==> flow/design.v (excerpt) <==
module cnn_layer1 (
    input         clk,
    input         rst,
    input  [7:0]  pix_in,
    input         pix_valid,
    output [15:0] mp_out0,
    output        mp_valid0,
    output [15:0] mp_out1,
    output        mp_valid1,
    output [15:0] mp_out2,
    output        mp_valid2
);
clock: 14.0 ns
lec_check: 0
abc_area: 1
cap_margin: 35
cell_pad_in_sites_detail_placement: 2
cell_pad_in_sites_global_placement: 3
core_margin: 2
core_utilization: 52
cts_cluster_diameter: 204
cts_cluster_size: 31
hold_slack_margin: 0.21
max_routing_layer: met4
place_density: 0.9
setup_slack_margin: 3.64
slew_margin: 10
tns_end_percent: 55
run.sh (not shown) runs the stock make flow with config.mk's settings and CLKGATE_MAP_FILE=.
The baseline never finished: it broke off in 3_5_place_dp.
Then changed:
- CAP_MARGIN: 35 -> 20
- CELL_PAD_IN_SITES_DETAIL_PLACEMENT: 2 -> not set
- CORE_ASPECT_RATIO: not set -> 0.83
- CORE_MARGIN: 2 -> 7
- CORE_UTILIZATION: 52 -> 20
- CTS_CLUSTER_DIAMETER: 204 -> 32
- CTS_CLUSTER_SIZE: 31 -> not set
- GPL_TIMING_DRIVEN: not set -> 1
- HOLD_SLACK_MARGIN: 0.21 -> not set
- MIN_ROUTING_LAYER: not set -> met2
- PLACE_DENSITY: 0.9 -> not set
- PLACE_DENSITY_LB_ADDON: not set -> 0.01
- SETUP_SLACK_MARGIN: 3.64 -> not set
- SLEW_MARGIN: 10 -> 35
- TNS_END_PERCENT: 55 -> not set
- clock period: 14.0 -> 19.1 ns (I/O delays scaled with it)
Now the flow produced a clean layout.
Synthesized cell count is unchanged.
Area after synthesis stays the same.
Die area climbs to 2.6 times its value.

---

Starting RTL as in the previous note.
make LEC_CHECK=0 CAP_MARGIN=20 CORE_ASPECT_RATIO=0.53 CORE_MARGIN=2 CORE_UTILIZATION=72 CTS_CLUSTER_DIAMETER=32 CTS_CLUSTER_SIZE=47 GPL_TIMING_DRIVEN=1 MAX_ROUTING_LAYER=met4 MIN_ROUTING_LAYER=met1 PLACE_DENSITY_LB_ADDON=0.01 SETUP_SLACK_MARGIN=4.44 SLEW_MARGIN=35 finish   # period 15.0 ns
The starting point did not get past global routing.
Rerun with:
CORE_ASPECT_RATIO = 1.3   (was 0.53)
TNS_END_PERCENT = 5   (was not set)
The new run did not get past global routing on GRT-0232.
Synthesized area does not change.
Die size stays flat.
Synthesized cell count stays the same.

---

cnn_layer1 again, from the RTL that the note above started with.
export LEC_CHECK = 0
export CAP_MARGIN = 20
export CORE_MARGIN = 2
export CORE_UTILIZATION = 72
export CTS_CLUSTER_SIZE = 33
export PLACE_DENSITY_LB_ADDON = 0.0
export SLEW_MARGIN = 20
create_clock -name core_clock -period 6.92 [get_ports {clk}]
The baseline did not get past global routing with GRT-0232.
Change:
ABC_AREA = 1   (was default)
CORE_UTILIZATION = 71   (was 72)
CTS_CLUSTER_DIAMETER = 393   (was default)
CTS_CLUSTER_SIZE = 98   (was 33)
PLACE_DENSITY = 0.42   (was default)
PLACE_DENSITY_LB_ADDON = default   (was 0.0)
clock period = 5.88 ns   (was 6.92 ns; I/O delays follow)
The changed run stopped in global routing (GRT-0232).
Die area goes up by 5.7%.
Area after synthesis goes up by 4.3%.
Synthesized cell count goes up by 22%.
Change:
ABC_AREA = default   (was 1)
CORE_UTILIZATION = 40   (was 71)
CTS_CLUSTER_DIAMETER = default   (was 393)
CTS_CLUSTER_SIZE = default   (was 98)
PLACE_DENSITY = 0.6   (was 0.42)
SETUP_SLACK_MARGIN = 0.15   (was default)
clock period = 12.7 ns   (was 5.88 ns; I/O delays follow)
Result:
- With this change the flow finished clean
- area after synthesis is lower by 4.1%
- die size is higher by about 70%
- synthesized cell count is lower by 18%
Change:
CORE_UTILIZATION = 70   (was 40)
SETUP_SLACK_MARGIN = 1.5   (was 0.15)
clock period = 10.7 ns   (was 12.7 ns; I/O delays follow)
This time the run finished with max-capacitance violations, max-slew violations, negative setup slack left.
Worst setup slack loses 2.0 ns.
Synthesized area is unchanged.
Final cell count is lower by 9.5%.
Worst hold slack loses 0.036 ns.

---

cnn_layer1 again, from the RTL that the note above started with.
==> flow/design.v (excerpt) <==
module cnn_layer1 (
    input         clk,
    input         rst,
    input  [7:0]  pix_in,
    input         pix_valid,
    output [15:0] mp_out0,
    output        mp_valid0,
    output [15:0] mp_out1,
    output        mp_valid1,
    output [15:0] mp_out2,
    output        mp_valid2
);
    wire [71:0] win_data;
    wire        win_valid;
    imageBuffer #(.dataWidth(8),.kernelWidth(3),.kernelHeight(3),.imageWidth(28)) IB (
        .i_clk(clk),
        .i_rst(rst),
        .i_pixel_data(pix_in),
        .i_pixel_data_valid(pix_valid),
        .o_data(win_data),
        .o_data_valid(win_valid)
    );
    Conv_ReLu_MaxPool #(.ConvKernel(1)) CRM1 (
        .inputData(win_data), .inputValid(win_valid), .clk(clk), .rst(rst),
        .MP_Out(mp_out0), .MPOut_valid(mp_valid0));
    Conv_ReLu_MaxPool #(.ConvKernel(2)) CRM2 (
        .inputData(win_data), .inputValid(win_valid), .clk(clk), .rst(rst),
        .MP_Out(mp_out1), .MPOut_valid(mp_valid1));
    Conv_ReLu_MaxPool #(.ConvKernel(3)) CRM3 (
        .inputData(win_data), .inputValid(win_valid), .clk(clk), .rst(rst),
        .MP_Out(mp_out2), .MPOut_valid(mp_valid2));
endmodule
export LEC_CHECK = 0
export ABC_AREA = 1
export CAP_MARGIN = 20
export CELL_PAD_IN_SITES_DETAIL_PLACEMENT = 1
export CELL_PAD_IN_SITES_GLOBAL_PLACEMENT = 2
export CORE_MARGIN = 4
export CORE_UTILIZATION = 26
export CTS_CLUSTER_SIZE = 31
export GPL_ROUTABILITY_DRIVEN = 0
export GPL_TIMING_DRIVEN = 0
export HOLD_SLACK_MARGIN = -0.09
export MAX_ROUTING_LAYER = met4
export MIN_ROUTING_LAYER = met2
export PLACE_DENSITY_LB_ADDON = 0.21
export SETUP_SLACK_MARGIN = 1.8
export SLEW_MARGIN = 20
export TNS_END_PERCENT = 65
create_clock -name core_clock -period 14.0 [get_ports {clk}]
The starting point completed, yet does not pass: max-capacitance violations, max-slew violations.
Next try:
Settings changed: CAP_MARGIN 20 to 15, CELL_PAD_IN_SITES_DETAIL_PLACEMENT 1 to not set, CELL_PAD_IN_SITES_GLOBAL_PLACEMENT 2 to not set, CORE_ASPECT_RATIO set to 0.7, CORE_MARGIN 4 to 2, CORE_UTILIZATION 26 to 72, CTS_CLUSTER_DIAMETER set to 393, CTS_CLUSTER_SIZE 31 to 98, GPL_ROUTABILITY_DRIVEN 0 to not set, GPL_TIMING_DRIVEN 0 to not set, HOLD_SLACK_MARGIN -0.09 to not set, MAX_ROUTING_LAYER met4 to not set, MIN_ROUTING_LAYER met2 to not set, PLACE_DENSITY set to 0.42, PLACE_DENSITY_LB_ADDON 0.21 to not set, SETUP_SLACK_MARGIN 1.8 to 0.5, TNS_END_PERCENT 65 to 45.
Clock period 14.0 ns to 5.88 ns, I/O delays scaled along.
The new run never finished: it broke off in global routing (5_1_grt).
Area after synthesis does not change.
Die area shrinks by 64%.
Synthesized cell count stays the same.
Next try:
Settings changed: ABC_AREA 1 to not set, CAP_MARGIN 15 to 20, CORE_ASPECT_RATIO 0.7 to 1.3, CORE_UTILIZATION 72 to 67, CTS_CLUSTER_DIAMETER 393 to 32, CTS_CLUSTER_SIZE 98 to not set, GPL_TIMING_DRIVEN set to 1, MAX_ROUTING_LAYER set to met4, MIN_ROUTING_LAYER set to met1, PLACE_DENSITY 0.42 to not set, PLACE_DENSITY_LB_ADDON set to 0.01, SETUP_SLACK_MARGIN 0.5 to 2.61, SLEW_MARGIN 20 to 35, TNS_END_PERCENT 45 to not set.
Clock period 5.88 ns to 11.7 ns, I/O delays scaled along.
The changed run finished clean.
Synthesized cell count fell by about a fifth.
Die size rose by a few percent.
Synthesized area fell by a few percent.
Next try:
Settings changed: CORE_ASPECT_RATIO 1.3 to not set, CORE_UTILIZATION 67 to 40, CTS_CLUSTER_DIAMETER 32 to not set, GPL_TIMING_DRIVEN 1 to not set, MAX_ROUTING_LAYER met4 to not set, MIN_ROUTING_LAYER met1 to not set, PLACE_DENSITY set to 0.6, PLACE_DENSITY_LB_ADDON 0.01 to not set, SETUP_SLACK_MARGIN 2.61 to not set, SLEW_MARGIN 35 to 20.
Clock period 11.7 ns to 12.7 ns, I/O delays scaled along.
What happened:
- area after synthesis does not change
- global-route usage decreases by 22 points
- final cell count grows by roughly a tenth
- via count is lower by roughly a tenth
- setup slack loses 42 ps
- design area is lower by a few percent
- die size increases by well over a third
- count of clock-buffer cells in the layout went down by 71
- utilization drops by 35 points
Next try:
Settings changed: ABC_AREA set to 1, CELL_PAD_IN_SITES_DETAIL_PLACEMENT set to 1, CORE_ASPECT_RATIO set to 0.84, CORE_UTILIZATION 40 to 70, CTS_CLUSTER_DIAMETER set to 303, CTS_CLUSTER_SIZE set to 86, GPL_TIMING_DRIVEN set to 1, PLACE_DENSITY 0.6 to not set, SETUP_SLACK_MARGIN set to 2.37.
Clock period 12.7 ns to 17.6 ns, I/O delays scaled along.
After rerunning: The new run did not get past global routing (5_1_grt). Synthesized cell count increases by about a fifth. Area after synthesis increases by a few percent. Die area decreases by well over a third.

---

Starting RTL as in the previous note.
clock: 11.7 ns
lec_check: 0
cap_margin: 20
core_aspect_ratio: 1.3
core_margin: 2
core_utilization: 72
cts_cluster_diameter: 32
gpl_timing_driven: 1
max_routing_layer: met4
min_routing_layer: met1
place_density_lb_addon: 0.01
setup_slack_margin: 2.61
slew_margin: 35
The baseline never finished: it broke off in global routing (GRT-0116).
Change:
ABC_AREA = 1   (was not set)
CTS_CLUSTER_DIAMETER = 220   (was 32)
HOLD_SLACK_MARGIN = -0.07   (was not set)
PLACE_DENSITY_LB_ADDON = 0.03   (was 0.01)
SETUP_SLACK_MARGIN = 4.44   (was 2.61)
TNS_END_PERCENT = 5   (was not set)
clock period = 10.6 ns   (was 11.7 ns; I/O delays follow)
The new run never finished: it broke off in global routing with GRT-0116.
Area after synthesis is higher by a few percent.
Die area goes up by a few percent.
Synthesized cell count rose by about a fifth.
Change:
ABC_AREA = not set   (was 1)
CORE_UTILIZATION = 70   (was 72)
CTS_CLUSTER_DIAMETER = 32   (was 220)
PLACE_DENSITY_LB_ADDON = 0.01   (was 0.03)
TNS_END_PERCENT = not set   (was 5)
clock period = 13.0 ns   (was 10.6 ns; I/O delays follow)
Result:
- The changed run completed without violations
- synthesized cell count fell by 18%
- die area shrinks by 1.4%
- area after synthesis goes down by 4.1%
